$ cat flow/run.sh
#!/bin/bash
# the make line also repeats each setting of config.mk as NAME=value (left out here)
make -C /OpenROAD-flow-scripts/flow DESIGN_CONFIG=/design/flow/config.mk WORK_HOME=/design/flow/orfs CLKGATE_MAP_FILE= finish
$ cat flow/constraint.sdc
create_clock -name core_clock -period 1.94 [get_ports {clk}]
set_input_delay 0.3880 -clock core_clock [delete_from_list [all_inputs] [get_ports {clk}]]
set_output_delay 0.3880 -clock core_clock [all_outputs]
set_load 0.01 [all_outputs]
$ cat flow/design.v
`timescale 1ns / 1ps
module top(input clk, rst_raw, up, left, right, down, 
           input [15:0]switches, output dp,a,b,c,d,e,f,g, output [3:0]anode,
           output load_done, output reg fsm_done);
    wire [7:0] A, B;     
    wire [3:0] init_ram_addr, fsm_ram_addr, ram_addr;    
    wire [1:0] rf_w_addr;
    wire rf_w_en;
    wire ram_w_en, init_ram_w_en, fsm_ram_w_en;    
    wire [1:0] reg_r_addr1, reg_r_addr2, reg_r_addr3, reg_r_addr4;
    wire [7:0] init_w_ram_data, fsm_w_ram_data, 
               w_ram_data, r_ram_data;   
    wire acc_en, acc_clear;
    wire done;
    wire [3:0] pp0, pp1;  
    wire [1:0] A1, A2, B1, B2;   
    wire [4:0] acc;  
    wire [4:0] C11, C12, C21, C22;   
    wire up_clean, left_clean, rst, right_clean, down_clean;    
    reg load_en;
    reg load_button;     
    reg start_button;    
    reg C11_button, C12_button, C21_button, C22_button;  
    reg display;     
    debouncer udb(.clk(clk), .raw(up), .clean(up_clean)); 
    debouncer ldb(.clk(clk), .raw(left), .clean(left_clean)); 
    debouncer cdb(.clk(clk), .raw(rst_raw), .clean(rst));  
    debouncer rdb(.clk(clk), .raw(right), .clean(right_clean)); 
    debouncer ddb(.clk(clk), .raw(down), .clean(down_clean)); 
    load_RAM init(.clk(clk), 
                  .rst(rst), 
                  .en(load_en), 
                  .button(load_button), 
                  .matrices(switches), 
                  .write_en(init_ram_w_en), 
                  .done(load_done), 
                  .ram_addr(init_ram_addr),
                  .w_ram_data(init_w_ram_data));   
    controller fsm(.clk(clk),
                   .rst(rst),
                   .start(start_button),
                   .acc(acc),
                   .ram_addr(fsm_ram_addr),
                   .rf_w_addr(rf_w_addr),
                   .ram_w_en(fsm_ram_w_en), 
                   .rf_w_en(rf_w_en), 
                   .w_ram_data(fsm_w_ram_data), 
                   .reg_r_addr1(reg_r_addr1), 
                   .reg_r_addr2(reg_r_addr2), 
                   .reg_r_addr3(reg_r_addr3), 
                   .reg_r_addr4(reg_r_addr4),
                   .acc_en(acc_en),
                   .acc_clear(acc_clear),
                   .done(done),
                   .C11(C11), 
                   .C12(C12), 
                   .C21(C21), 
                   .C22(C22));
    register_file rf(.clk(clk), 
                     .rst(rst), 
                     .write_en(rf_w_en), 
                     .w_addr(rf_w_addr), 
                     .r_addr1(reg_r_addr1), 
                     .r_addr2(reg_r_addr2), 
                     .r_addr3(reg_r_addr3), 
                     .r_addr4(reg_r_addr4), 
                     .w_data(r_ram_data[1:0]),  
                     .data1(A1), 
                     .data2(A2), 
                     .data3(B1), 
                     .data4(B2));               
    RAM8bit ram(.clk(clk), .rst(rst), .write_en(ram_w_en), .address(ram_addr), 
                .w_data(w_ram_data), .r_data(r_ram_data));       
    multiplier multi0(.A(A1), .B(B1), .product(pp0));
    multiplier multi1(.A(A2), .B(B2), .product(pp1));
    accumulator accum(.clk(clk), .rst(rst), .acc_en(acc_en), .clear(acc_clear), 
                      .pp0(pp0), .pp1(pp1), .acc(acc));
    display seg(.clk(clk), 
                .rst(rst),
                .display(display), 
                .C11(C11), 
                .C12(C12), 
                .C21(C21), 
                .C22(C22),
                .C11_button(C11_button), 
                .C12_button(C12_button),
                .C21_button(C21_button),
                .C22_button(C22_button),
                .dp(dp),.a(a),.b(b),.c(c),.d(d),.e(e),.f(f),.g(g), 
                .anode(anode));   
    assign ram_addr = load_en ? init_ram_addr : fsm_ram_addr;
    assign w_ram_data = load_en ? init_w_ram_data : fsm_w_ram_data;
    assign ram_w_en = load_en ? init_ram_w_en : fsm_ram_w_en;    
    always @(posedge clk) begin
        if(rst)
            fsm_done <= 0;
        else if(done)
            fsm_done <= done;
        else
            fsm_done <= fsm_done;
    end
    always @(posedge clk) begin
        if(rst) begin
            load_en <= 1;    
            load_button <= 0;    
            start_button <= 0;   
            C11_button <= 0;     
            C12_button <= 0;
            C21_button <= 0;
            C22_button <= 0;
            display <= 0;    
        end else if(load_en) begin
            if(load_done) begin  
                load_en <= 0;    
                load_button <= 0;    
            end else begin
                load_en <= 1;
                load_button <= left_clean;    
            end
        end else if(!fsm_done) begin
            load_en <= 0;   
            load_button <= 0;   
            start_button <= right_clean & load_done;   
        end else if(fsm_done) begin  
            load_en <= 0;
            load_button <= 0;
            start_button <= 0;   
            C11_button <= up_clean;  
            C12_button <= left_clean;
            C21_button <= right_clean;
            C22_button <= down_clean;
            display <= 1;    
        end
    end
endmodule
module debouncer(input raw, input clk, output reg clean);
    reg [9:0]counter;    
    always @(posedge clk) begin
        if(raw) begin
            if(!(&counter))  
                counter <= counter + 1;  
        end else begin
            if(counter != 0) 
                counter <= counter - 1;  
        end
        if(&counter)
            clean <= 1;
        else if(counter == 0)
            clean <= 0;
    end
endmodule
module load_RAM(input clk, rst, en, button, input [15:0]matrices,
                output reg write_en, done, output reg [3:0]ram_addr,
                output reg [7:0]w_ram_data);
    reg [2:0]count;  
    reg [1:0]current;
    always @(*) begin
        case(count)
            0: current = matrices[15:14];    
            1: current = matrices[13:12];
            2: current = matrices[11:10];
            3: current = matrices[9:8];
            4: current = matrices[7:6];
            5: current = matrices[5:4];
            6: current = matrices[3:2];
            7: current = matrices[1:0];  
        endcase
    end    
    always @(posedge clk) begin
        if(rst) begin
            count <= 0;
            write_en <= 0;
            done <= 0;
            ram_addr <= 0;
            w_ram_data <= 0;
        end else if(en && button) begin    
            write_en <= done ? 0 : 1;    
            if(!done) begin     
                ram_addr <= count;
                w_ram_data <= {6'b000000,current};   
                count <= count + 1;
                if(&count)
                    done <= 1;   
            end 
        end else if(done) begin   
            count <= 0;
            write_en <= 0;
            done <= 1;   
            ram_addr <= 0;
            w_ram_data <= 0;
        end 
    end
endmodule
module controller(input clk,
                  input rst,
                  input start,
                  input [4:0] acc,
                  output reg [3:0] ram_addr,
                  output reg [1:0] rf_w_addr,
                  output reg ram_w_en, rf_w_en, 
                  output reg [7:0] w_ram_data, 
                  output reg [1:0] reg_r_addr1, reg_r_addr2, reg_r_addr3, reg_r_addr4,
                  output reg acc_en,
                  output reg acc_clear,
                  output reg done,
                  output reg [4:0] C11, C12, C21, C22);
    parameter IDLE = 0; 
    parameter READ_A1 = 1;
    parameter LOAD_A1_READ_A2 = 2;
    parameter LOAD_A2_READ_B1 = 3;
    parameter LOAD_B1_READ_B2 = 4;
    parameter LOAD_B2 = 5;
    parameter MULTIPLY = 6;
    parameter ADD = 7;
    parameter WRITE = 8;
    parameter UPDATE = 9;
    parameter DONE = 10;
    reg [3:0] PS, NS;
    reg [2:0] iteration, next_it;     
    reg [2:0] A1_addr, A2_addr, B1_addr, B2_addr; 
    always @(posedge clk) begin
        if(rst) begin
            PS <= IDLE;
            iteration <= 0;
        end else begin
            PS <= NS;
            iteration <= next_it;
        end
    end
    always @(posedge clk) begin
        if(rst)
            {C11,C12,C21,C22} <= 0;
        else if(PS == WRITE) begin
            case(iteration)
                0: C11 <= acc;
                1: C12 <= acc;
                2: C21 <= acc;
                3: C22 <= acc;
            endcase
        end 
    end
    always @(*) begin
        case(PS)
            IDLE: NS = start ? READ_A1 : IDLE;    
            READ_A1: NS = LOAD_A1_READ_A2;
            LOAD_A1_READ_A2: NS = LOAD_A2_READ_B1;
            LOAD_A2_READ_B1: NS = LOAD_B1_READ_B2;
            LOAD_B1_READ_B2: NS = LOAD_B2;
            LOAD_B2: NS = MULTIPLY;
            MULTIPLY: NS = ADD;
            ADD: NS = WRITE;
            WRITE: NS = UPDATE;  
            UPDATE: NS = (iteration == 4) ? DONE : READ_A1;   
            DONE: NS = IDLE;     
            default: NS = IDLE; 
        endcase     
    end
    always @(*) begin
        case(iteration)
            0: {A1_addr,A2_addr,B1_addr,B2_addr} = {3'd0,3'd1,3'd4,3'd6};
            1: {A1_addr,A2_addr,B1_addr,B2_addr} = {3'd0,3'd1,3'd5,3'd7};
            2: {A1_addr,A2_addr,B1_addr,B2_addr} = {3'd2,3'd3,3'd4,3'd6};
            3: {A1_addr,A2_addr,B1_addr,B2_addr} = {3'd2,3'd3,3'd5,3'd7};
            default: {A1_addr,A2_addr,B1_addr,B2_addr} = {3'd2,3'd3,3'd5,3'd7};
        endcase
    end
    always @(*) begin
        case(iteration)
            0: next_it = (PS == WRITE) ? 1 : 0;
            1: next_it = (PS == WRITE) ? 2 : 1;
            2: next_it = (PS == WRITE) ? 3 : 2;
            3: next_it = (PS == WRITE) ? 4 : 3;
            default: next_it = iteration;    
        endcase
    end
    always @(*) begin
        ram_addr = 0;
        rf_w_addr = 0;
        ram_w_en = 0;
        rf_w_en = 0;
        w_ram_data = 0;
        reg_r_addr1 = 0;
        reg_r_addr2 = 1;
        reg_r_addr3 = 2;
        reg_r_addr4 = 3;
        acc_en = 0;
        acc_clear = 0;
        done = 0;
        case(PS)
            READ_A1: begin  
                rf_w_en = 1;
                ram_addr = A1_addr;
            end
            LOAD_A1_READ_A2: begin    
                rf_w_en = 1;
                rf_w_addr = 0;
                ram_addr = A2_addr;
            end
            LOAD_A2_READ_B1: begin
                rf_w_en = 1;
                rf_w_addr = 1;   
                ram_addr = B1_addr;
            end
            LOAD_B1_READ_B2: begin
                rf_w_en = 1;
                rf_w_addr = 2;
                ram_addr = B2_addr;
            end
            LOAD_B2: begin
                rf_w_en = 1;
                rf_w_addr = 3;
                ram_addr = B2_addr;
            end
            MULTIPLY: begin
                rf_w_addr = 3;
                ram_addr = B2_addr;
            end
            ADD: begin
                acc_en = 1;
                rf_w_addr = 3;
                ram_addr = B2_addr;
            end
            WRITE: begin
                rf_w_addr = 3;
                ram_w_en = 1;
                w_ram_data = {3'b000, acc};    
                ram_addr = {2'b10, iteration[1:0]};    
            end   
            UPDATE: begin
                rf_w_addr = 3;
                done = (iteration == 4) ? 1 : 0;     
                acc_clear = 1;   
            end
            DONE: begin
                rf_w_addr = 3;
                acc_clear = 1;
                done = 1;
            end
            default: ;
        endcase
    end
endmodule
module register_file(clk, rst, write_en, w_addr, r_addr1, r_addr2, r_addr3, 
                     r_addr4, w_data, data1, data2, data3, data4);
    parameter DATA_W = 2;     
    parameter ADDR_CNT = 4;     
    parameter ADDR_W = $clog2(ADDR_CNT);    
    input clk, rst, write_en;
    input [ADDR_W-1:0]r_addr1, r_addr2, r_addr3, r_addr4, w_addr;
    input [DATA_W-1:0]w_data;
    output reg [DATA_W-1:0]data1, data2, data3, data4;
    reg[DATA_W-1:0] mem[0:ADDR_CNT-1];  
    integer i;
    always @(posedge clk) begin
        if(rst) begin
            for(i=0; i<ADDR_CNT; i=i+1) begin
                mem[i] <= 0; 
            end
        end else begin
            if(write_en)
                mem[w_addr] <= w_data;
        end
    end
    always @(*) begin
        data1 = mem[r_addr1];
        data2 = mem[r_addr2];
        data3 = mem[r_addr3];
        data4 = mem[r_addr4];
    end
endmodule
module RAM8bit(clk, rst, write_en, address, w_data, r_data);
    parameter DATA_W = 8;    
    parameter ADDR_CNT = 12;    
    parameter ADDR_W = $clog2(ADDR_CNT);  
    input clk,rst,write_en;
    input [ADDR_W-1:0]address;
    input [DATA_W-1:0]w_data;
    output reg [DATA_W-1:0]r_data;
    reg[DATA_W-1:0] mem[0:ADDR_CNT-1];  
    integer i;
    always @(posedge clk) begin     
        if(rst) begin
            for(i=0; i<ADDR_CNT; i=i+1) 
                mem[i] <= 0;
        end else begin
            if(write_en)
                mem[address] <= w_data;
            else
                r_data <= mem[address];   
        end
    end
endmodule
module multiplier(input [1:0] A, B, output [3:0] product);
    assign product = A * B;
endmodule
module accumulator(input clk, rst, acc_en, clear, input [3:0] pp0, pp1, 
                   output reg [4:0] acc);
    always @(posedge clk) begin
        if(rst || clear)
            acc <= 0;    
        else if(acc_en)
            acc <= pp0 + pp1;  
        else
            acc <= acc;
    end
endmodule
module display(input clk, 
               input rst, 
               input display,
               input [4:0]C11, 
               input [4:0]C12, 
               input [4:0]C21, 
               input [4:0]C22, 
               input C11_button,
               input C12_button,
               input C21_button,
               input C22_button,
               output dp,a,b,c,d,e,f,g, 
               output [3:0]anode);
    wire [4:0] Cij;  
    wire [7:0] bcd_Cij;  
    wire conv_en;   
    wire conv_done;
    wire [3:0] value;   
    display_controller ctrl(.clk(clk),
                            .rst(rst),
                            .display(display),
                            .conv_done(conv_done),
                            .C11(C11),
                            .C12(C12),
                            .C21(C21),
                            .C22(C22),
                            .C11_button(C11_button),
                            .C12_button(C12_button),
                            .C21_button(C21_button),
                            .C22_button(C22_button),
                            .Cij(Cij),
                            .conv_en(conv_en));
    BCDconv converter(.clk(clk), .rst(rst), .en(conv_en), .bin_in({7'b0000000,Cij}), 
                      .bcd_out(bcd_Cij), .done(conv_done));
    anodeGen gen(.clk(clk), .rst(rst), .bcd_in({11'd0, bcd_Cij}), 
                 .anode(anode), .val(value));
    segConv seg(.num(value), .dp(dp),.a(a),.b(b),.c(c),.d(d),.e(e),.f(f),.g(g));
endmodule
module display_controller(input clk,
                          input rst,
                          input display,
                          input conv_done,
                          input [4:0]C11,
                          input [4:0]C12,
                          input [4:0]C21,
                          input [4:0]C22,
                          input C11_button,
                          input C12_button,
                          input C21_button,
                          input C22_button,
                          output reg [4:0]Cij,
                          output reg conv_en);
    parameter IDLE = 0;
    parameter READ = 1;
    parameter CONVERT = 2;
    parameter DISPLAY = 3;
    parameter DONE = 4;
    reg [2:0]PS, NS;
    always @(posedge clk) begin
        if(rst)
            PS <= IDLE;
        else
            PS <= NS;
    end
    always @(*) begin
        case(PS)
            IDLE: NS = display ? READ : IDLE;    
            READ: NS = CONVERT;
            CONVERT: NS = conv_done ? DISPLAY : CONVERT;  
            DISPLAY: NS = (|{C11_button,C12_button,C21_button,C22_button}) 
                           ? READ : DISPLAY;    
            default: NS = IDLE;
        endcase
    end
    always @(*) conv_en = (PS == CONVERT) ? 1 : 0;   
    always @(posedge clk) begin
        if(rst)
            Cij <= 0;
        else begin
            if(PS == READ) begin
                if(C11_button)
                    Cij <= C11;
                else if(C12_button)
                    Cij <= C12;
                else if(C21_button)
                    Cij <= C21;
                else if(C22_button)
                    Cij <= C22;
            end
        end
    end
endmodule
module BCDconv(input clk, en, rst, input [11:0]bin_in, 
               output reg [15:0]bcd_out, output reg done);
    parameter IDLE = 2'b00;
    parameter ADD = 2'b01;
    parameter SHIFT = 2'b10;
    parameter DONE = 2'b11;
    reg [27:0]shift_reg;    
    reg [3:0]shift_idx;     
    reg [1:0]state;        
    always @(posedge clk) begin
        if(rst) begin   
            done <= 0;
            bcd_out <= 0;
            shift_reg <= 0;
            shift_idx <= 0;
            state <= IDLE;
        end else begin
            case(state)
                IDLE: begin
                    done <= 0;
                    if(en) begin
                        shift_idx <= 0;
                        shift_reg <= {16'b0, bin_in};    
                        state <= SHIFT;
                    end
                end
                ADD: begin
                    if(shift_reg[27:24] > 4)
                        shift_reg[27:24] <= shift_reg[27:24] + 3;
                    if(shift_reg[23:20] > 4)
                        shift_reg[23:20] <= shift_reg[23:20] + 3;
                    if(shift_reg[19:16] > 4)
                        shift_reg[19:16] <= shift_reg[19:16] + 3;
                    if(shift_reg[15:12] > 4)
                        shift_reg[15:12] <= shift_reg[15:12] + 3;
                    state <= SHIFT;
                end
                SHIFT: begin  
                    shift_reg <= shift_reg << 1;   
                    shift_idx <= shift_idx + 1;    
                    if(shift_idx == 11)
                        state <= DONE;
                    else
                        state <= ADD;
                end
                DONE: begin
                    bcd_out <= shift_reg[27:12];     
                    done <= 1;
                    state <= IDLE;    
                end
            endcase
        end
    end
endmodule
module anodeGen(input clk, rst, input [15:0]bcd_in, 
                output reg [3:0]anode, output reg [3:0] val);
    reg [9:0] count; 
    always @(posedge clk) begin
        if(rst) begin
            anode <= 4'b1110; 
            val <= 0;
            count <= 0;
        end else begin
            count <= count + 1;
            if(count == 1023) begin    
                anode <= {anode[0],anode[3:1]};	 
                count <= 0;   
            end
            case(anode)
                4'b1110: val <= bcd_in[3:0];
                4'b1101: val <= bcd_in[7:4];
                4'b1011: val <= bcd_in[11:8];
                4'b0111: val <= bcd_in[15:12];
            endcase
        end
    end
endmodule
module segConv(input [3:0]num, output reg dp,a,b,c,d,e,f,g);
    always @(*) begin
        dp = 1'b1;    
        case(num)    
            4'b0000: {a,b,c,d,e,f,g} = 7'b0000001;
            4'b0001: {a,b,c,d,e,f,g} = 7'b1001111;
            4'b0010: {a,b,c,d,e,f,g} = 7'b0010010;
            4'b0011: {a,b,c,d,e,f,g} = 7'b0000110;
            4'b0100: {a,b,c,d,e,f,g} = 7'b1001100;
            4'b0101: {a,b,c,d,e,f,g} = 7'b0100100;
            4'b0110: {a,b,c,d,e,f,g} = 7'b0100000;
            4'b0111: {a,b,c,d,e,f,g} = 7'b0001111;
            4'b1000: {a,b,c,d,e,f,g} = 7'b0000000;
            4'b1001: {a,b,c,d,e,f,g} = 7'b0001100;
            default: {a,b,c,d,e,f,g} = 7'b1111111;
        endcase
    end
endmodule
$ cat flow/config.mk
export PLATFORM = sky130hd
export DESIGN_NAME = top
export DESIGN_NICKNAME = top
export VERILOG_FILES = /design/flow/design.v
export SDC_FILE = /design/flow/constraint.sdc
export NUM_CORES = 4
export LEC_CHECK = 0
export CAP_MARGIN = 20
export CORE_MARGIN = 2
export CORE_UTILIZATION = 72
export CTS_CLUSTER_DIAMETER = 311
export CTS_CLUSTER_SIZE = 100
export SETUP_SLACK_MARGIN = 0.25
export SLEW_MARGIN = 20
==> results of run 1 <==
## through the flow
| stage | instances | setup TNS, ps | util, % | total power [mW] |
|---|---|---|---|---|
| after floorplan | 1177 | -1590 | - | 16.8 |
| after global placement | 1559 | -19700 | 87.7 | 20.7 |
| after detailed placement | 1559 | -25190 | 87.7 | 21.6 |
| after CTS | 1637 | -3950 | 96.6 | 25.9 |
## timing repair
item	in CTS
gates cloned	2
setup endpoints to repair	180
setup buffers	68
pin swaps	86
endpoints found under the hold margin	0
resized	196
==> results.toml, run 1 <==
# physical design summary
[synthesis]
mux_share_pct = 6.26
flop_cell = "dfxtp_1"
synth_cells = 1177
ys_seq_share_pct = 46.9
top_cells_by_count = "nor2_1 (154), dfxtp_1 (134), edfxtp_1 (92), a21oi_1 (75)"
area_leaders = "edfxtp_1 (24%), dfxtp_1 (23%), ha_1 (7.0%)"
synth_flops = 226
yosysTopAreaCell = "edfxtp_1"
top_area_share_pct = 23.8
xor_share_pct = 4.07
synthArstFlopShare_pct = 0
top_logic_kind = "simple AND/OR/NAND/NOR gates"
compound_area_share_pct = 14.1
synth-adder-area-share_pct = 8.38
fp_nets = 1272
yosysChipArea_um2 = 11600
top_cell = "nor2_1"
synth_stat.cells = 1177
enable_flop_cells = 92
yosys_warnings = 13
synth_area_per_cell_um2 = 9.87
ys_types = 74
netlist_area_um2 = 11600
synth-simple-area-share_pct = 16.6

[placement]
place_hpwl_um = 19500
dp_slack_ps = -908
place_area_um2 = 13900
io_buffers = 34
gp_congestion = 0.880

[floorplan]
fp.dieH_um = 131
die_x_um = 131
io_pins = 36
coreArea_um2 = 15800
rows = 46
fp_util_pct = 73.4
die-area_um2 = 17200

[outcome]
status = "stopped before the end"
error = "[ERROR DPL-0038] Utilization greater than 100%, impossible to legalize"
stop_stage = "5_1_grt"

[clocking]
numCtsBuffers = 6
cts_sinks = 226
clk_path_buf_depth = 3
htreeDepth = 1
root_buffer = "clkbuf_16"
postCtsHoldBufs = 0
==> run 2: changes to the inputs <==
- ABC_AREA: not set -> 1
- CTS_CLUSTER_DIAMETER: 311 -> 372
- CTS_CLUSTER_SIZE: 100 -> 10
- SETUP_SLACK_MARGIN: 0.25 -> 0.33
- clock period: 1.94 -> 2.43 ns (I/O delays scaled with it)
==> results.toml, run 2 <==
# implementation run metrics
[critical_path]
path_delay_family = "adder cells"
slowest_stage = "fa_1"
r2r-end = "accum.acc[4]$_SDFFE_PP0P_"
setup.worst_path.end_class = "register"
crit_path_cell_trace = "nand2_2 -> fa_2 -> fa_1 -> inv_2 -> buf_6 -> ha_4 -> nand2_1 -> inv_1 -> o21bai_1 -> a21oi_1"
slowest_delay_ps = 540
cp_num_buf_inv = 3
worstRegToRegCells = 10
critPathArrivalTime_ps = 2720
endpoint = "accum.acc[4]$_SDFFE_PP0P_"
start_kind = "register"
worstSetupStartpoint = "rf.mem[0][0]$_SDFFCE_PN0P_"
reg2reg_from = "rf.mem[0][0]$_SDFFCE_PN0P_"
r2r_slack_ps = 100
cp_num_cells = 10
critical_path_class = "register to register"
cp_max_fo = 2
cp.required_ps = 2820

[synthesis]
synth_cells = 1361
netlist_area_um2 = 11400
top_cells_by_count = "nand2_1 (310), nor2_1 (154), dfxtp_1 (134), inv_1 (133), a21oi_1 (102)"
yosysChipArea_um2 = 11400
synth_area_per_cell_um2 = 8.34
top_area_share_pct = 24.3
top_cell = "nand2_1"
compound_area_share_pct = 11.6
xor_share_pct = 3.86
flop_cell = "dfxtp_1"
mux_share_pct = 0
fp_nets = 1456
top_logic_kind = "simple AND/OR/NAND/NOR gates"
ys_types = 47
synth_stat.cells = 1361
synthArstFlopShare_pct = 0
ys_seq_share_pct = 48.0
area_leaders = "edfxtp_1 (24%), dfxtp_1 (24%), nand2_1 (10%)"
enable_flop_cells = 92
yosys_warnings = 13
yosysTopAreaCell = "edfxtp_1"
synth-simple-area-share_pct = 22.2
synth_flops = 226
synth-adder-area-share_pct = 8.58

[clocking]
cts_sinks = 226
cts_tree = "built"
clk_path_buf_depth = 3
htreeDepth = 1
numCtsBuffers = 26
clock_latency_ps = 520
root_buffer = "clkbuf_16"
clk_pin_slew_ps = 60

[placement]
dp_cells = 1619
place_hpwl_um = 17100
io_buffers = 34
place_area_um2 = 12100
gp_congestion = 0.891

[timing]
worst_pin_slew_ps = 742
setup_viol = 0
slew_violations = 0
finClkSkew_ps = 14.6
fin_crit_ps = 2330
slew_headroom_pct = 50.5
min_period_over_period_pct = 95.8
rsz0062_at_grt = "true"
setup-tns-final_ps = 0
hold_viol = 0
max_freq_mhz = 430

[routing]
drc = 0
num_vias = 9869
antenna_cells = 0
dr.pass1.iters = 5
wl_per_cell_um = 16.0
viasPerCell = 5.90
ant_nets = 0
drt-total-wl_um = 26700
drt_iter0_markers = 815

[run]
warnings = 43
drv_cap = 0

[floorplan]
die-area_um2 = 16800
die_x_um = 130
fp.dieH_um = 130
coreArea_um2 = 15300
io_pins = 36
fp_util_pct = 74.1
rows = 45

[pwr]
p_per_area_nw_per_um2 = 1490
combPwrFrac_pct = 46.0
pwr-share-clk_pct = 17.9
powerSeq_mw = 7.08
power_leakage_nw = 5.83
p_sw_mw = 8.16
power.internal_mw = 11.5
p_total_mw = 19.6
p_sw_share_pct = 41.6
ir_worst_vdd_v = 0.00117
pg_clk_mw = 3.51
seq_power_share_pct = 36.1
maxPowerGroup = "combinational cells"
pg_comb_mw = 9.01

[finish]
seqCellArea_um2 = 5450
nFillCells = 851
final_net_count = 1543
final_cell_area_um2 = 13200
combGateArea_um2 = 5440
syn2layout_area_growth_pct = 16.1
fin_cells = 1672

[grt]
grt_pass1_wl_um = 42000
overflow = 0
grt_pass1_vias = 9184
grt_max_degree = 59
track_usage_pct = 30.6
antenna_found_initial = 0

[worst_hold_path]
hold_class = "register to register"
hold_start = "fsm.PS[5]$_DFF_P_"
whs_endpoint = "fsm.PS[10]$_DFF_P_"
worst_hold_path.num_cells = 2

[outcome]
status = "finished clean"
-- run 2: through the flow --
stage	hold slack [ps]	utilization, %	setup WS, ps
floorplan	403	-	279
global placement	407	79.3	21.0
detailed placement	420	79.3	-71.2
CTS	427	84.6	192
global route	460	86.1	31.1
finish	424	86.1	102
-- run 2: repair_timing --
action / 4_1_cts / 5_1_grt
setup endpoints to repair: 37 / 60
gates resized: 11 / 41
setup buffers: 2 / 9
hold buffers: 0 / 0
pin swaps: 7 / 13
gates cloned: 0 / 1
-- run 2: layout make-up --
type,count,area share (%)
repair inverters,1,0.0570
flip-flops and latches,226,41.3
well taps,211,2.00
clock buffers,41,5.69
multi-input cells,968,41.2
inverters,138,3.96
repair buffers,87,5.70
-- run 2: per-layer routing --
layer / GRT usage (%) / wire length [um] / vias up / share of wire (%)
met3: 4.17 / 1550 / 70 / 5.8
met2: 53.4 / 13100 / 413 / 49
met1: 40.2 / 11300 / 4625 / 42
met4: 8.16 / 718 / 0 / 2.7
met5: 0 / 0 / - / 0
li1: - / - / 4761 / -
==> run 3: changes to the inputs <==
- CTS_CLUSTER_DIAMETER: 372 -> 381
- CTS_CLUSTER_SIZE: 10 -> 21
- PLACE_DENSITY_LB_ADDON: not set -> 0.16
- SETUP_SLACK_MARGIN: 0.33 -> -0.23
==> results.toml, run 3 <==
# implementation run metrics
[outcome]
status = "finished clean"

[clocking]
clock_latency_ps = 470
cts_sinks = 226
postCtsHoldBufs = 0
post_cts_resized = 0
numCtsBuffers = 14
htreeDepth = 1
clk_pin_slew_ps = 90
cts_tree = "built"
post_cts_buffers = 0
clk_path_buf_depth = 3
root_buffer = "clkbuf_16"

[timing]
slew_violations = 0
hold_viol = 0
worst_pin_slew_ps = 588
fin_crit_ps = 2360
min_period_over_period_pct = 97.2
max_freq_mhz = 423
fin_hold_ws_ps = 431
finClkSkew_ps = 9.13
slew_headroom_pct = 60.6
setup_viol = 0

[pwr]
powerSeq_mw = 7.01
seq_power_share_pct = 39.5
power_leakage_nw = 5.62
p_sw_share_pct = 42.2
combPwrFrac_pct = 47.2
pg_comb_mw = 8.37
power.internal_mw = 10.2
p_sw_mw = 7.48
maxPowerGroup = "combinational cells"
pg_clk_mw = 2.35
pwr-share-clk_pct = 13.2
p_per_area_nw_per_um2 = 1410
ir_worst_vdd_v = 0.000760

[synthesis]
xor_share_pct = 3.86
synth_area_per_cell_um2 = 8.34
ys_seq_share_pct = 48.0
area_leaders = "edfxtp_1 (24%), dfxtp_1 (24%), nand2_1 (10%)"
synth-adder-area-share_pct = 8.58
yosysChipArea_um2 = 11400
top_cell = "nand2_1"
top_cells_by_count = "nand2_1 (310), nor2_1 (154), dfxtp_1 (134), inv_1 (133), a21oi_1 (102)"
top_logic_kind = "simple AND/OR/NAND/NOR gates"
compound_area_share_pct = 11.6
top_area_share_pct = 24.3
synth_cells = 1361
yosysTopAreaCell = "edfxtp_1"
enable_flop_cells = 92
ys_types = 47
synthArstFlopShare_pct = 0
netlist_area_um2 = 11400
synth_stat.cells = 1361
fp_nets = 1456
yosys_warnings = 13
mux_share_pct = 0
synth-simple-area-share_pct = 22.2
synth_flops = 226
flop_cell = "dfxtp_1"

[routing]
wl_per_cell_um = 14.6
antenna_cells = 0
drc = 0
met2_length_um = 12200
dr.pass1.iters = 5
viasPerCell = 5.74
dr_wl_met3_um = 1220
drt-total-wl_um = 23900
num_vias = 9443
drt_iter0_markers = 765
ant_nets = 0
wl_met1_um = 10100
top_layer = "met4"

[floorplan]
fp.dieH_um = 130
io_pins = 36
die-area_um2 = 16800
rows = 45
fp_util_pct = 74.1
die_x_um = 130
coreArea_um2 = 15300

[critical_path]
reg2reg_from = "rf.mem[1][0]$_SDFFCE_PN0P_"
r2r_slack_ps = 70
critical_path_class = "register to register"
r2r-end = "accum.acc[3]$_SDFFE_PP0P_"
cp_num_cells = 8
slowest_delay_ps = 540
cp_num_buf_inv = 1
cp.required_ps = 2770
slowest_stage = "fa_1"
worstRegToRegCells = 8
worstSetupStartpoint = "rf.mem[1][0]$_SDFFCE_PN0P_"
setup.worst_path.end_class = "register"
endpoint = "accum.acc[3]$_SDFFE_PP0P_"
cp_max_fo = 2
critPathArrivalTime_ps = 2700
start_kind = "register"
path_delay_family = "adder cells"
crit_path_cell_trace = "nand2_1 -> fa_1 -> inv_1 -> ha_1 -> ha_1 -> fa_1 -> xor2_1 -> a21oi_1"

[finish]
nFillCells = 998
final_net_count = 1522
syn2layout_area_growth_pct = 10.7
final_util_pct = 82.1

[grt]
grt_pass1_wl_um = 40000
grt_max_degree = 50
grt_pass1_vias = 8904
antenna_found_initial = 0
overflow = 0
track_usage_pct = 28.8

[run]
warnings = 38
drv_cap = 0

[worst_hold_path]
whs_endpoint = "fsm.PS[10]$_DFF_P_"
hold_class = "register to register"
hold_start = "fsm.PS[5]$_DFF_P_"
worst_hold_path.num_cells = 2

[placement]
gp_congestion = 0.905
place_hpwl_um = 17300
io_buffers = 34
run 3: stage by stage:
stage | setup slack, ps | cell area, um^2 | TNS, ps | instances | power [mW]
after detailed placement | -80.6 | 12200 | -716 | 1622 | 15.2
after floorplan | 279 | 11400 | 0 | 1361 | 12.8
final | 67.4 | 12600 | 0 | 1645 | 17.7
after CTS | 75.7 | 12600 | 0 | 1645 | 17.6
after global routing | -50.1 | 12600 | -210 | 1645 | 19.2
after global placement | 14.7 | 12200 | 0 | 1622 | 14.7
run 3: per-layer routing:
metal	track usage, %	up-vias
li1	-	4704
met1	37.9	4381
met2	51.6	307
met3	2.89	51
met4	6.70	0
met5	0	-
run 3: layout make-up:
cell class / count / area [um^2] / share of cell area (%)
multi-input combinational: 968 / 5250 / 41.8
sequential: 226 / 5450 / 43.3
clock inverter: 1 / 6.26 / 0.0498
timing repair buffer: 79 / 678 / 5.40
clock buffer: 22 / 402 / 3.20
tap: 211 / 264 / 2.10
inverter: 138 / 518 / 4.12
==> run 4: changes to the inputs <==
- CTS_CLUSTER_DIAMETER: 381 -> 224
- CTS_CLUSTER_SIZE: 21 -> 14
- GPL_ROUTABILITY_DRIVEN: not set -> 0
- MIN_ROUTING_LAYER: not set -> met1
- PLACE_DENSITY: not set -> 0.35
- PLACE_DENSITY_LB_ADDON: 0.16 -> not set
- SETUP_SLACK_MARGIN: -0.23 -> 0.62
- SLEW_MARGIN: 20 -> 10
- clock period: 2.43 -> 2.39 ns (I/O delays scaled with it)
==> results.toml, run 4 <==
# implementation run metrics
[outcome]
status = "failed layout checks"
violations = "setup timing"

[synthesis]
mux_share_pct = 0
netlist_area_um2 = 11400
top_cells_by_count = "nand2_1 (310), nor2_1 (154), dfxtp_1 (134), inv_1 (133), a21oi_1 (102)"
flop_cell = "dfxtp_1"
synth_stat.cells = 1361
yosysTopAreaCell = "edfxtp_1"
yosysChipArea_um2 = 11400
ys_types = 47
yosys_warnings = 13
synth-adder-area-share_pct = 8.58
area_leaders = "edfxtp_1 (24%), dfxtp_1 (24%), nand2_1 (10%)"
compound_area_share_pct = 11.6
synth_flops = 226
top_logic_kind = "simple AND/OR/NAND/NOR gates"
synth_cells = 1361
synth_area_per_cell_um2 = 8.34
synthArstFlopShare_pct = 0
top_area_share_pct = 24.3
synth-simple-area-share_pct = 22.2
xor_share_pct = 3.86
top_cell = "nand2_1"
ys_seq_share_pct = 48.0
enable_flop_cells = 92
fp_nets = 1456

[timing]
worst_slack_ps = -144
fin_crit_ps = 2530
slew_violations = 0
worst_pin_slew_ps = 681
slew_headroom_pct = 54.5
rsz0062_at_grt = "true"
hold_viol = 0
min_period_over_period_pct = 106
setup_viol = 2
finClkSkew_ps = 23.8
max_freq_mhz = 395

[placement]
place_hpwl_um = 17900
dp_cells = 1652
io_buffers = 34

[pwr]
power_leakage_nw = 6.33
p_per_area_nw_per_um2 = 1720
powerSeq_mw = 7.71
p_sw_mw = 12.4
ir_worst_vdd_v = 0.00109
combPwrFrac_pct = 57.0
pg_clk_mw = 3.23
maxPowerGroup = "combinational cells"
pwr-share-clk_pct = 12.7
power.internal_mw = 13.1
seq_power_share_pct = 30.3
pg_comb_mw = 14.5
p_sw_share_pct = 48.5

[run]
warnings = 44
drv_cap = 0

[critical_path]
cp_num_buf_inv = 1
slowest_delay_ps = 580
critPathArrivalTime_ps = 2970
cp.required_ps = 2820
worstRegToRegCells = 7
crit_path_cell_trace = "nand2_2 -> fa_2 -> fa_1 -> inv_2 -> fa_1 -> nand2_1 -> a21oi_1"
r2r-end = "accum.acc[2]$_SDFFE_PP0P_"
r2r_slack_ps = -140
start_kind = "register"
critical_path_class = "register to register"
cp_max_fo = 2
endpoint = "accum.acc[2]$_SDFFE_PP0P_"
slowest_stage = "fa_1"
cp_num_cells = 7
cpMostUsedCell = "fa_1"
path_delay_family = "adder cells"
reg2reg_from = "rf.mem[3][1]$_DFFE_PP_"
setup.worst_path.end_class = "register"
worstSetupStartpoint = "rf.mem[3][1]$_DFFE_PP_"

[clocking]
htreeDepth = 1
clock_latency_ps = 530
cts_sinks = 226
clk_path_buf_depth = 3
root_buffer = "clkbuf_16"
numCtsBuffers = 20
postCtsHoldBufs = 0
cts_tree = "built"
clk_pin_slew_ps = 70

[floorplan]
rows = 45
coreArea_um2 = 15300
fp.dieH_um = 130
die_x_um = 130
io_pins = 36
die-area_um2 = 16800
fp_util_pct = 74.1

[worst_hold_path]
worst_hold_path.num_cells = 2
hold_class = "register to register"
hold_start = "fsm.PS[6]$_DFF_P_"
whs_endpoint = "fsm.PS[3]$_DFF_P_"

[finish]
fin_cells = 1753
final_net_count = 1625
syn2layout_area_growth_pct = 30.1
final_util_pct = 96.4

[routing]
viasPerCell = 7.36
drt_iter0_markers = 2542
drc = 0
ant_nets = 0
dr.pass1.iters = 14
num_vias = 12900
drt-total-wl_um = 47400
wl_per_cell_um = 27.0

[grt]
grt_pass1_vias = 10100
grt_max_degree = 48
antenna_found_initial = 3
grt_pass1_wl_um = 47700
track_usage_pct = 35.3
overflow = 0
## run 4: metal layers
metal	wire length (um)	GRT usage [%]	vias to the layer above
met2	20900	62.3	1634
met3	6720	4.50	625
li1	-	-	4925
met5	34	0	-
met4	5570	15.9	2
met1	14100	43.3	5714
## run 4: repair_timing
item	in CTS	in global routing
pin swaps	23	65
resized	99	172
gates cloned	1	2
setup buffers	17	47
hold endpoints to repair	0	0
setup endpoints to repair	145	175
## run 4: final cells by class
class | instances | area (um^2)
Multi-Input combinational cell | 968 | 6370
Inverter | 138 | 554
Tap cell | 211 | 264
Timing Repair Buffer | 175 | 1500
Sequential cell | 226 | 5490
Antenna cell | 1 | 2.50
Fill cell | 318 | 548
Clock buffer | 32 | 567
Timing Repair inverter | 1 | 6.26
Clock inverter | 1 | 16.3
## run 4: per-stage QoR
stage	hold slack [ps]	TNS (ps)	power, mW	setup WS [ps]	area [um^2]
4_1_cts	423	0	20.4	168	13800
6_report	464	-201	25.4	-144	14800
3_5_place_dp	413	-2400	16.3	-191	12800
2_1_floorplan	403	0	13.5	239	11700
3_3_place_gp	407	-950	15.8	-116	12800
5_1_grt	477	-203	26.1	-125	14800
==> run 5: changes to the inputs <==
- ABC_AREA: 1 -> not set
- CORE_UTILIZATION: 72 -> 50
- CTS_CLUSTER_DIAMETER: 224 -> 221
- CTS_CLUSTER_SIZE: 14 -> not set
- HOLD_SLACK_MARGIN: not set -> 0.15
- MAX_ROUTING_LAYER: not set -> met4
- MIN_ROUTING_LAYER: met1 -> met2
- PLACE_DENSITY: 0.35 -> not set
- PLACE_DENSITY_LB_ADDON: not set -> 0.16
- SETUP_SLACK_MARGIN: 0.62 -> 1.44
- SLEW_MARGIN: 10 -> 40
- clock period: 2.39 -> 7.52 ns (I/O delays scaled with it)
==> results.toml, run 5 <==
# implementation run metrics
[outcome]
status = "failed layout checks"
violations = "DRC"

[routing]
num_vias = 11600
viasPerCell = 7.78
wl_per_cell_um = 15.5
dr.pass1.iters = 49
antenna_cells = 0
drt-total-wl_um = 23200
drc = 1
drt_iter0_markers = 1506
ant_nets = 0

[pwr]
p_sw_mw = 2.29
pg_clk_mw = 1.22
seq_power_share_pct = 40.0
powerSeq_mw = 2.38
p_sw_share_pct = 38.6
ir_worst_vdd_v = 0.000200
pg_comb_mw = 2.34
power_leakage_nw = 5.22
power.internal_mw = 3.65
combPwrFrac_pct = 39.4
pwr-share-clk_pct = 20.6
p_per_area_nw_per_um2 = 459
maxPowerGroup = "registers"

[synthesis]
yosys_warnings = 13
ys_seq_share_pct = 46.9
yosysChipArea_um2 = 11600
synthArstFlopShare_pct = 0
top_cell = "nor2_1"
synth-adder-area-share_pct = 8.38
top_cells_by_count = "nor2_1 (154), dfxtp_1 (134), edfxtp_1 (92), a21oi_1 (75)"
compound_area_share_pct = 14.1
flop_cell = "dfxtp_1"
netlist_area_um2 = 11600
yosysTopAreaCell = "edfxtp_1"
synth_stat.cells = 1177
top_logic_kind = "simple AND/OR/NAND/NOR gates"
mux_share_pct = 6.26
enable_flop_cells = 92
xor_share_pct = 4.07
synth-simple-area-share_pct = 16.6
top_area_share_pct = 23.8
synth_area_per_cell_um2 = 9.87
area_leaders = "edfxtp_1 (24%), dfxtp_1 (23%), ha_1 (7.0%)"
synth_flops = 226
synth_cells = 1177
ys_types = 74
fp_nets = 1272

[critical_path]
reg2reg_from = "fsm.PS[10]$_DFF_P_"
setup.worst_path.end_class = "register"
cp_max_fo = 9
r2r-end = "ram.mem[1][1]$_SDFFCE_PN0P_"
slowest_delay_ps = 560
cp_num_buf_inv = 2
crit_path_cell_trace = "clkdlybuf4s50_1 -> inv_1 -> ha_1 -> a21o_1 -> a21oi_1 -> o21bai_1 -> a2111oi_0 -> or3_1 -> o211ai_1"
path_delay_family = "AND-OR/OR-AND gates"
critPathArrivalTime_ps = 4010
slowest_stage = "a2111oi_0"
worstRegToRegCells = 4
cp.required_ps = 7770
start_kind = "input port"
worstSetupStartpoint = "down"
critical_path_class = "input port to register"
cp_num_cells = 9
r2r_slack_ps = 4570
endpoint = "ddb.counter[9]$_DFFE_PP_"

[worst_hold_path]
hold_class = "register to register"
worst_hold_path.num_cells = 2
whs_endpoint = "fsm.PS[0]$_DFF_P_"
hold_start = "fsm.PS[0]$_DFF_P_"

[clocking]
cts_sinks = 226
cts_tree = "built"
htreeDepth = 1
root_buffer = "clkbuf_16"
postCtsHoldBufs = 0
numCtsBuffers = 26
clock_latency_ps = 530
post_cts_buffers = 0
clk_path_buf_depth = 3
clk_pin_slew_ps = 60
post_cts_resized = 0

[floorplan]
fp.dieH_um = 156
fp_util_pct = 51.1
rows = 55
die_x_um = 156
die-area_um2 = 24500
io_pins = 36
coreArea_um2 = 22700

[finish]
nFillCells = 1989
seqCellArea_um2 = 5450
syn2layout_area_growth_pct = 11.6
fin_cells = 1496
final_net_count = 1286
combGateArea_um2 = 5760

[timing]
hold_viol = 0
fin_crit_ps = 3760
finClkSkew_ps = 13.0
setup_viol = 0
slew_violations = 0
worst_pin_slew_ps = 828
max_freq_mhz = 266
slew_headroom_pct = 44.4
min_period_over_period_pct = 50.0
rsz0062_at_grt = "false"
worst_slack_ps = 3760
setup-tns-final_ps = 0

[placement]
dp_slack_ps = 3240
place_hpwl_um = 15600
io_buffers = 34
dp_cells = 1448

[grt]
grt_max_degree = 69
grt_use_met1_pct = 0
overflow = 0
track_usage_pct = 30.0
gr-max-usage-layer = "met3"
grt_pass1_wl_um = 39200
grt_pass1_vias = 12400
use_met3_pct = 40.8
grt_use_met2_pct = 34.3
antenna_found_initial = 0

[run]
warnings = 38
drv_cap = 0
## run 5: area by class of cell
class	count	area share, %
clock buffers	39	5.80
clock inverters	9	0.522
inverters	57	1.65
multi-input cells	844	44.5
flip-flops and latches	226	42.1
well taps	285	2.75
repair buffers	36	2.74
## run 5: per-stage QoR
| stage | util (%) | cell area (um^2) | total power, mW | hold slack (ps) |
|---|---|---|---|---|
| 5_1_grt | 57.0 | 13000 | 6.43 | 477 |
| 4_1_cts | 57.0 | 13000 | 5.91 | 466 |
| 3_5_place_dp | 53.4 | 12100 | 4.68 | 449 |
| 3_3_place_gp | 53.3 | 12100 | 4.61 | 437 |
| 2_1_floorplan | - | 11600 | 4.12 | 426 |
| 6_report | 57.0 | 13000 | 5.95 | 461 |
## run 5: per-layer routing
layer  part of all wire [%]  vias up
li1                       -     4247
met1                      0     4272
met2                     53     2904
met3                     41      214
met4                    5.8        0
met5                      0        -
==> run 6: changes to the inputs <==
- ABC_AREA: not set -> 0
- CAP_MARGIN: 20 -> 35
- CELL_PAD_IN_SITES_DETAIL_PLACEMENT: not set -> 0
- CELL_PAD_IN_SITES_GLOBAL_PLACEMENT: not set -> 1
- CORE_ASPECT_RATIO: not set -> 0.72
- CORE_MARGIN: 2 -> 4
- CORE_UTILIZATION: 50 -> 40
- CTS_CLUSTER_DIAMETER: 221 -> not set
- CTS_CLUSTER_SIZE: not set -> 33
- GPL_ROUTABILITY_DRIVEN: 0 -> 1
- GPL_TIMING_DRIVEN: not set -> 1
- HOLD_SLACK_MARGIN: 0.15 -> not set
- MAX_ROUTING_LAYER: met4 -> not set
- PLACE_DENSITY_LB_ADDON: 0.16 -> 0.04
- SETUP_SLACK_MARGIN: 1.44 -> not set
- SLEW_MARGIN: 40 -> 20
- clock period: 7.52 -> 3.21 ns (I/O delays scaled with it)
==> results.toml, run 6 <==
# implementation run metrics
[outcome]
status = "failed layout checks"
violations = "DRC"

[critical_path]
start_kind = "register"
endpoint = "ram.r_data[0]$_DFFE_PP_"
cp_num_buf_inv = 0
reg2reg_from = "fsm.PS[1]$_DFF_P_"
slowest_stage = "o21ai_1"
cp_max_fo = 9
cp_num_cells = 6
worstRegToRegCells = 6
path_delay_family = "AND-OR/OR-AND gates"
critical_path_class = "register to register"
crit_path_cell_trace = "o31ai_1 -> o21ai_0 -> o21ai_1 -> o22ai_1 -> nor3_1 -> nand4_1"
r2r_slack_ps = 380
critPathArrivalTime_ps = 3100
cp.required_ps = 3480
worstSetupStartpoint = "fsm.PS[1]$_DFF_P_"
setup.worst_path.end_class = "register"
r2r-end = "ram.r_data[0]$_DFFE_PP_"
slowest_delay_ps = 760

[placement]
io_buffers = 34
place_hpwl_um = 17700
gp_congestion = 0.784

[pwr]
p_total_mw = 14.4
p_sw_share_pct = 39.0
p_sw_mw = 5.60
pg_comb_mw = 5.79
p_per_area_nw_per_um2 = 1080
power.internal_mw = 8.76
power_leakage_nw = 5.36
powerSeq_mw = 5.54
pg_clk_mw = 3.02
seq_power_share_pct = 38.6
combPwrFrac_pct = 40.3
maxPowerGroup = "combinational cells"
pwr-share-clk_pct = 21.0
ir_worst_vdd_v = 0.000444

[synthesis]
ys_types = 74
xor_share_pct = 4.07
synth_area_per_cell_um2 = 9.87
fp_nets = 1272
compound_area_share_pct = 14.1
top_cell = "nor2_1"
yosysChipArea_um2 = 11600
area_leaders = "edfxtp_1 (24%), dfxtp_1 (23%), ha_1 (7.0%)"
synth-adder-area-share_pct = 8.38
synth-simple-area-share_pct = 16.6
synth_cells = 1177
top_logic_kind = "simple AND/OR/NAND/NOR gates"
top_area_share_pct = 23.8
synth_flops = 226
top_cells_by_count = "nor2_1 (154), dfxtp_1 (134), edfxtp_1 (92), a21oi_1 (75)"
synth_stat.cells = 1177
ys_seq_share_pct = 46.9
enable_flop_cells = 92
synthArstFlopShare_pct = 0
mux_share_pct = 6.26
flop_cell = "dfxtp_1"
netlist_area_um2 = 11600
yosys_warnings = 13
yosysTopAreaCell = "edfxtp_1"

[floorplan]
rows = 52
die_x_um = 209
die-area_um2 = 31900
fp_util_pct = 40.9
io_pins = 36
coreArea_um2 = 28400
fp.dieH_um = 153

[timing]
min_period_over_period_pct = 88.2
setup-tns-final_ps = 0
setup_viol = 0
hold_viol = 0
fin_hold_ws_ps = 458
max_freq_mhz = 353
slew_headroom_pct = 42.5
rsz0062_at_grt = "false"
finClkSkew_ps = 10.5
worst_pin_slew_ps = 857
fin_crit_ps = 2830
slew_violations = 0

[grt]
grt_max_degree = 56
antenna_found_initial = 0
grt_pass1_vias = 12900
overflow = 0
grt_pass1_wl_um = 42300
track_usage_pct = 23.5

[clocking]
cts_sinks = 226
post_cts_buffers = 0
htreeDepth = 1
numCtsBuffers = 26
clk_pin_slew_ps = 70
root_buffer = "clkbuf_16"
clock_latency_ps = 540
postCtsHoldBufs = 0
cts_tree = "built"
post_cts_resized = 0
clk_path_buf_depth = 3

[routing]
dr.pass1.iters = 51
drc = 2
viasPerCell = 7.30
num_vias = 11800
drt_iter0_markers = 1081
wl_per_cell_um = 16.0
ant_nets = 0
antenna_cells = 0
drt-total-wl_um = 25800

[worst_hold_path]
worst_hold_path.num_cells = 1
whs_endpoint = "udb.clean$_SDFFE_PP1N_"
hold_class = "register to register"
hold_start = "udb.clean$_SDFFE_PP1N_"

[finish]
seqCellArea_um2 = 5450
combGateArea_um2 = 5740
final_net_count = 1312
nFillCells = 2688
syn2layout_area_growth_pct = 14.5

[run]
drv_cap = 0
warnings = 38
-- run 6: layout make-up --
cell class,count,share of cell area [%]
multi-input cells,844,43.2
inverters,57,1.61
clock inverters,5,0.245
flip-flops and latches,226,41.0
clock buffers,43,6.27
repair buffers,62,4.17
well taps,378,3.56
-- run 6: routing by layer --
metal	GRT usage, %	wire, um	vias to the layer above
met3	38.9	11900	125
met1	-	0	4325
met4	3.26	926	4
li1	-	-	4297
met5	2.85	50	-
met2	24.1	12900	3045
-- run 6: metrics by stage --
stage	cells	setup WS, ps	cell area, um^2	utilization (%)
CTS	1614	620	13300	46.8
finish	1615	379	13300	46.9
global route	1615	217	13300	46.9
floorplan	1177	622	11600	-
global placement	1566	101	12400	43.8
detailed placement	1566	44.0	12400	43.8
==> run 7: changes to the inputs <==
- ABC_AREA: 0 -> 1
- CELL_PAD_IN_SITES_DETAIL_PLACEMENT: 0 -> 1
- CELL_PAD_IN_SITES_GLOBAL_PLACEMENT: 1 -> 2
- CORE_ASPECT_RATIO: 0.72 -> not set
- CORE_MARGIN: 4 -> 2
- CTS_CLUSTER_SIZE: 33 -> 65
- GPL_ROUTABILITY_DRIVEN: 1 -> not set
- GPL_TIMING_DRIVEN: 1 -> not set
- MIN_ROUTING_LAYER: met2 -> not set
- PLACE_DENSITY_LB_ADDON: 0.04 -> not set
- clock period: 3.21 -> 10.0 ns (I/O delays scaled with it)
==> results.toml, run 7 <==
# implementation run metrics
[outcome]
status = "finished clean"

[placement]
place_hpwl_um = 19200
gp_congestion = 0.786
io_buffers = 34

[routing]
drc = 0
ant_nets = 0
met2_length_um = 12100
wl_met1_um = 13600
wl_per_cell_um = 15.0
drt-total-wl_um = 26900
top_layer = "met4"
antenna_cells = 0
drt_iter0_markers = 353
viasPerCell = 5.03
dr.pass1.iters = 5
num_vias = 9050
dr_wl_met3_um = 760

[finish]
final_net_count = 1495
syn2layout_area_growth_pct = 15.1
final_util_pct = 46.9
nFillCells = 3307

[pwr]
seq_power_share_pct = 36.3
p_sw_share_pct = 40.2
p_per_area_nw_per_um2 = 360
maxPowerGroup = "combinational cells"
pg_comb_mw = 1.90
power.internal_mw = 2.81
pg_clk_mw = 1.09
p_sw_mw = 1.89
power_leakage_nw = 5.71
powerSeq_mw = 1.71
combPwrFrac_pct = 40.5
p_total_mw = 4.70
pwr-share-clk_pct = 23.2
ir_worst_vdd_v = 0.000148

[grt]
overflow = 0
track_usage_pct = 18.7
grt_pass1_vias = 9227
grt_max_degree = 65
antenna_found_initial = 0
grt_pass1_wl_um = 45600

[synthesis]
area_leaders = "edfxtp_1 (24%), dfxtp_1 (24%), nand2_1 (10%)"
synth-adder-area-share_pct = 8.58
xor_share_pct = 3.86
yosysTopAreaCell = "edfxtp_1"
top_cell = "nand2_1"
enable_flop_cells = 92
flop_cell = "dfxtp_1"
top_cells_by_count = "nand2_1 (310), nor2_1 (154), dfxtp_1 (134), inv_1 (133), a21oi_1 (102)"
synth_area_per_cell_um2 = 8.34
ys_seq_share_pct = 48.0
synth_stat.cells = 1361
mux_share_pct = 0
synth_flops = 226
fp_nets = 1456
ys_types = 47
synthArstFlopShare_pct = 0
yosys_warnings = 13
synth_cells = 1361
compound_area_share_pct = 11.6
yosysChipArea_um2 = 11400
netlist_area_um2 = 11400
top_area_share_pct = 24.3
synth-simple-area-share_pct = 22.2
top_logic_kind = "simple AND/OR/NAND/NOR gates"

[timing]
finClkSkew_ps = 9.37
slew_headroom_pct = 40.9
fin_hold_ws_ps = 426
max_freq_mhz = 276
worst_pin_slew_ps = 880
fin_crit_ps = 3630
min_period_over_period_pct = 36.3
rsz0062_at_grt = "false"
hold_viol = 0
setup_viol = 0
slew_violations = 0
setup-tns-final_ps = 0

[critical_path]
path_delay_family = "buffers and inverters"
start_kind = "input port"
cpMostUsedCell = "inv_1"
r2r_slack_ps = 6960
r2r-end = "seg.converter.shift_reg[12]$_SDFFE_PP0P_"
cp_num_cells = 8
worstRegToRegCells = 9
worstSetupStartpoint = "down"
endpoint = "ddb.counter[7]$_DFFE_PP_"
slowest_delay_ps = 520
slowest_stage = "clkdlybuf4s50_1"
reg2reg_from = "seg.converter.state[1]$_DFF_P_"
setup.worst_path.end_class = "register"
crit_path_cell_trace = "clkdlybuf4s50_1 -> inv_1 -> ha_1 -> inv_1 -> nor3_1 -> a21oi_1 -> o21ai_0 -> xor2_1"
critPathArrivalTime_ps = 3900
cp.required_ps = 10280
critical_path_class = "input port to register"
cp_num_buf_inv = 3
cp_max_fo = 10

[floorplan]
io_pins = 36
coreArea_um2 = 27900
die_x_um = 172
rows = 61
fp.dieH_um = 172
fp_util_pct = 40.7
die-area_um2 = 29700

[clocking]
numCtsBuffers = 27
clock_latency_ps = 530
htreeDepth = 1
post_cts_buffers = 0
postCtsHoldBufs = 0
cts_sinks = 226
cts_tree = "built"
clk_pin_slew_ps = 60
post_cts_resized = 0
root_buffer = "clkbuf_16"
clk_path_buf_depth = 3

[worst_hold_path]
hold_start = "fsm.PS[6]$_DFF_P_"
worst_hold_path.num_cells = 2
whs_endpoint = "fsm.PS[3]$_DFF_P_"
hold_class = "register to register"

[run]
drv_cap = 0
warnings = 40
==> run 7: final cells by class <==
| type | count | area, um^2 | share of cell area (%) |
|---|---|---|---|
| clock inverter | 15 | 233 | 1.78 |
| multi-input combinational | 968 | 5250 | 40.2 |
| tap | 378 | 473 | 3.62 |
| clock buffer | 34 | 764 | 5.85 |
| sequential | 226 | 5450 | 41.7 |
| timing repair buffer | 39 | 378 | 2.89 |
| inverter | 138 | 518 | 3.96 |
==> run 7: stage by stage <==
step | cells | setup WS, ps | instance area (um^2)
final | 1798 | 6370 | 13100
after global routing | 1798 | 6160 | 13100
after CTS | 1798 | 6370 | 13100
after detailed placement | 1749 | 5800 | 12100
after global placement | 1749 | 5850 | 12100
after floorplan | 1361 | 6520 | 11400
==> run 7: routing by layer <==
| layer | global-route usage, % | vias up |
|---|---|---|
| met5 | 0 | - |
| met4 | 3.69 | 0 |
| met3 | 2.66 | 36 |
| met2 | 31.0 | 71 |
| met1 | 26.0 | 4285 |
| li1 | - | 4658 |
==> run 8: changes to the inputs <==
- ABC_AREA: 1 -> not set
- CAP_MARGIN: 35 -> 20
- CELL_PAD_IN_SITES_DETAIL_PLACEMENT: 1 -> not set
- CELL_PAD_IN_SITES_GLOBAL_PLACEMENT: 2 -> not set
- CORE_UTILIZATION: 40 -> 17
- CTS_CLUSTER_SIZE: 65 -> not set
- clock period: 10.0 -> 15.6 ns (I/O delays scaled with it)
==> results.toml, run 8 <==
# implementation run metrics
[clocking]
postCtsHoldBufs = 0
clk_path_buf_depth = 3
post_cts_resized = 0
clock_latency_ps = 560
root_buffer = "clkbuf_16"
cts_tree = "built"
htreeDepth = 1
post_cts_buffers = 0
cts_sinks = 226
clk_pin_slew_ps = 60
numCtsBuffers = 28

[worst_hold_path]
hold_class = "register to register"
whs_endpoint = "seg.ctrl.PS[0]$_DFF_P_"
worst_hold_path.num_cells = 1
hold_start = "seg.ctrl.PS[0]$_DFF_P_"

[synthesis]
yosysTopAreaCell = "edfxtp_1"
synthArstFlopShare_pct = 0
top_area_share_pct = 23.8
xor_share_pct = 4.07
mux_share_pct = 6.26
synth_flops = 226
yosys_warnings = 13
fp_nets = 1272
area_leaders = "edfxtp_1 (24%), dfxtp_1 (23%), ha_1 (7.0%)"
compound_area_share_pct = 14.1
top_cell = "nor2_1"
ys_seq_share_pct = 46.9
synth-adder-area-share_pct = 8.38
enable_flop_cells = 92
netlist_area_um2 = 11600
ys_types = 74
synth_stat.cells = 1177
top_logic_kind = "simple AND/OR/NAND/NOR gates"
flop_cell = "dfxtp_1"
synth-simple-area-share_pct = 16.6
synth_cells = 1177
synth_area_per_cell_um2 = 9.87
top_cells_by_count = "nor2_1 (154), dfxtp_1 (134), edfxtp_1 (92), a21oi_1 (75)"
yosysChipArea_um2 = 11600

[timing]
setup-tns-final_ps = 0
rsz0062_at_grt = "false"
worst_pin_slew_ps = 1150
worst_slack_ps = 10290
setup_viol = 0
min_period_over_period_pct = 34.0
slew_headroom_pct = 22.7
hold_viol = 0
slew_violations = 0
fin_crit_ps = 5310
max_freq_mhz = 188
finClkSkew_ps = 19.3

[floorplan]
fp.dieH_um = 265
die_x_um = 265
io_pins = 36
coreArea_um2 = 67400
die-area_um2 = 70400
rows = 95
fp_util_pct = 17.2

[placement]
place_hpwl_um = 17500
place_area_um2 = 12900
io_buffers = 34
dp_slack_ps = 9680
gp_congestion = 0.807

[pwr]
combPwrFrac_pct = 39.1
pg_comb_mw = 1.13
power_leakage_nw = 5.25
p_sw_mw = 1.10
ir_worst_vdd_v = 0.0000754
p_sw_share_pct = 38.4
pwr-share-clk_pct = 21.4
p_per_area_nw_per_um2 = 209
maxPowerGroup = "registers"
pg_clk_mw = 0.615
power.internal_mw = 1.77
seq_power_share_pct = 39.5
powerSeq_mw = 1.13
p_total_mw = 2.88

[critical_path]
cp_num_buf_inv = 2
critical_path_class = "input port to register"
cp_max_fo = 9
cp.required_ps = 15910
r2r_slack_ps = 12720
slowest_delay_ps = 560
start_kind = "input port"
cp_num_cells = 9
reg2reg_from = "load_en$_SDFF_PP1_"
path_delay_family = "AND-OR/OR-AND gates"
worstSetupStartpoint = "up"
r2r-end = "ram.r_data[0]$_DFFE_PP_"
endpoint = "udb.counter[7]$_DFFE_PP_"
setup.worst_path.end_class = "register"
crit_path_cell_trace = "clkdlybuf4s50_1 -> inv_1 -> ha_1 -> a21o_1 -> a21oi_1 -> o21bai_1 -> a2111oi_0 -> nor2_1 -> xor2_1"
critPathArrivalTime_ps = 5620
worstRegToRegCells = 5
slowest_stage = "a2111oi_0"

[routing]
wl_per_cell_um = 12.0
ant_nets = 0
num_vias = 8581
dr.pass1.iters = 5
antenna_cells = 0
drt-total-wl_um = 25000
drt_iter0_markers = 432
viasPerCell = 4.11
drc = 0

[outcome]
status = "finished clean"

[finish]
syn2layout_area_growth_pct = 18.3
final_cell_area_um2 = 13700
final_net_count = 1289
nFillCells = 7249

[grt]
grt_max_degree = 57
overflow = 0
grt_pass1_vias = 8470
grt_pass1_wl_um = 42400
track_usage_pct = 7.10
antenna_found_initial = 0

[run]
drv_cap = 0
warnings = 38
run 8: per-layer routing:
metal	wire length, um	share of wire, %	global-route usage (%)	vias up
li1	-	-	-	4300
met1	11600	46	9.15	4107
met2	11500	46	11.7	133
met3	1220	4.9	1.43	41
met4	656	2.6	2.60	0
met5	0	0	0	-
run 8: stage by stage:
step | hold slack (ps) | utilization [%] | std cells
2_1_floorplan | 426 | - | 1177
3_3_place_gp | 439 | 19.1 | 2037
3_5_place_dp | 452 | 19.1 | 2037
4_1_cts | 466 | 20.4 | 2089
5_1_grt | 491 | 20.4 | 2089
6_report | 459 | 20.4 | 2089
run 8: cell type report:
class	instances	area (um^2)	share of cell area, %
Clock buffer	37	797	5.80
Clock inverter	15	80.1	0.583
Inverter	57	214	1.56
Multi-Input combinational cell	844	5740	41.8
Sequential cell	226	5450	39.7
Tap cell	873	1090	7.95
Timing Repair Buffer	37	363	2.64
==> run 9: changes to the inputs <==
- CORE_UTILIZATION: 17 -> 40
- SETUP_SLACK_MARGIN: not set -> 0.54
- clock period: 15.6 -> 4.25 ns (I/O delays scaled with it)
==> results.toml, run 9 <==
# implementation run metrics
[synthesis]
ys_seq_share_pct = 46.9
netlist_area_um2 = 11600
yosys_warnings = 13
top_logic_kind = "simple AND/OR/NAND/NOR gates"
compound_area_share_pct = 14.1
enable_flop_cells = 92
synth_area_per_cell_um2 = 9.87
synth-simple-area-share_pct = 16.6
ys_types = 74
synthArstFlopShare_pct = 0
yosysChipArea_um2 = 11600
top_cells_by_count = "nor2_1 (154), dfxtp_1 (134), edfxtp_1 (92), a21oi_1 (75)"
top_cell = "nor2_1"
synth_flops = 226
flop_cell = "dfxtp_1"
yosysTopAreaCell = "edfxtp_1"
synth_stat.cells = 1177
synth-adder-area-share_pct = 8.38
xor_share_pct = 4.07
top_area_share_pct = 23.8
synth_cells = 1177
fp_nets = 1272
mux_share_pct = 6.26
area_leaders = "edfxtp_1 (24%), dfxtp_1 (23%), ha_1 (7.0%)"

[floorplan]
fp_util_pct = 40.6
die-area_um2 = 30400
coreArea_um2 = 28600
die_x_um = 174
io_pins = 36
rows = 62
fp.dieH_um = 174

[pwr]
p_sw_mw = 3.93
p_sw_share_pct = 37.5
power_leakage_nw = 5.24
maxPowerGroup = "combinational cells"
pg_comb_mw = 4.16
pg_clk_mw = 2.22
ir_worst_vdd_v = 0.000404
p_per_area_nw_per_um2 = 799
seq_power_share_pct = 39.2
combPwrFrac_pct = 39.7
power.internal_mw = 6.55
powerSeq_mw = 4.10
pwr-share-clk_pct = 21.2

[outcome]
status = "finished clean"

[clocking]
post_cts_buffers = 0
cts_tree = "built"
clock_latency_ps = 520
clk_path_buf_depth = 3
htreeDepth = 1
cts_sinks = 226
root_buffer = "clkbuf_16"
numCtsBuffers = 25
post_cts_resized = 0
postCtsHoldBufs = 0
clk_pin_slew_ps = 60

[timing]
rsz0062_at_grt = "false"
fin_hold_ws_ps = 457
fin_crit_ps = 3050
worst_pin_slew_ps = 1060
finClkSkew_ps = 9.45
max_freq_mhz = 328
setup-tns-final_ps = 0
setup_viol = 0
slew_violations = 0
hold_viol = 0
min_period_over_period_pct = 71.8
slew_headroom_pct = 28.6

[finish]
final_net_count = 1286
nFillCells = 2659
syn2layout_area_growth_pct = 12.9

[critical_path]
slowest_delay_ps = 540
r2r_slack_ps = 1330
cp_num_cells = 9
critPathArrivalTime_ps = 3290
crit_path_cell_trace = "clkdlybuf4s50_1 -> inv_1 -> ha_1 -> a21o_1 -> a21oi_1 -> o21bai_1 -> a2111oi_0 -> or3_1 -> o211ai_1"
reg2reg_from = "load_en$_SDFF_PP1_"
slowest_stage = "a2111oi_0"
worstRegToRegCells = 4
r2r-end = "ram.mem[1][0]$_SDFFCE_PN0P_"
worstSetupStartpoint = "down"
endpoint = "ddb.counter[9]$_DFFE_PP_"
critical_path_class = "input port to register"
start_kind = "input port"
path_delay_family = "AND-OR/OR-AND gates"
cp_max_fo = 9
setup.worst_path.end_class = "register"
cp_num_buf_inv = 2
cp.required_ps = 4480

[placement]
io_buffers = 34
place_hpwl_um = 16200
gp_congestion = 0.770

[grt]
grt_pass1_vias = 8113
grt_pass1_wl_um = 39700
grt_use_met1_pct = 22.1
gr-max-usage-layer = "met2"
track_usage_pct = 15.4
antenna_found_initial = 0
grt_use_met2_pct = 24.3
use_met3_pct = 2.34
overflow = 0
grt_max_degree = 70

[routing]
wl_per_cell_um = 14.5
drt-total-wl_um = 23100
dr.pass1.iters = 5
antenna_cells = 0
ant_nets = 0
num_vias = 8297
viasPerCell = 5.21
drt_iter0_markers = 584
drc = 0

[run]
drv_cap = 0
warnings = 38

[worst_hold_path]
whs_endpoint = "fsm.PS[0]$_DFF_P_"
worst_hold_path.num_cells = 2
hold_start = "fsm.PS[0]$_DFF_P_"
hold_class = "register to register"
run 9: cell type report:
cell class	count	area, um^2	area share, %
Timing Repair Buffer	37	363	2.77
Sequential cell	226	5450	41.6
Tap cell	384	480	3.67
Multi-Input combinational cell	844	5740	43.8
Inverter	57	214	1.63
Clock buffer	39	803	6.13
Clock inverter	6	58.8	0.449
run 9: metal layers:
metal	share of wire, %	wire [um]
met1	50	11600
met2	45	10300
met3	3.6	827
met4	1.4	320
met5	0	0
run 9: per-stage QoR:
stage | total power, mW | area, um^2 | util (%) | std cells | setup slack, ps
floorplan | 7.29 | 11600 | - | 1177 | 1450
global placement | 8.20 | 12200 | 42.8 | 1548 | 740
detailed placement | 8.31 | 12200 | 42.8 | 1548 | 687
CTS | 10.6 | 13100 | 45.8 | 1593 | 1210
global route | 11.4 | 13100 | 45.8 | 1593 | 940
finish | 10.5 | 13100 | 45.8 | 1593 | 1200
Power and IR drop assume default switching activity.
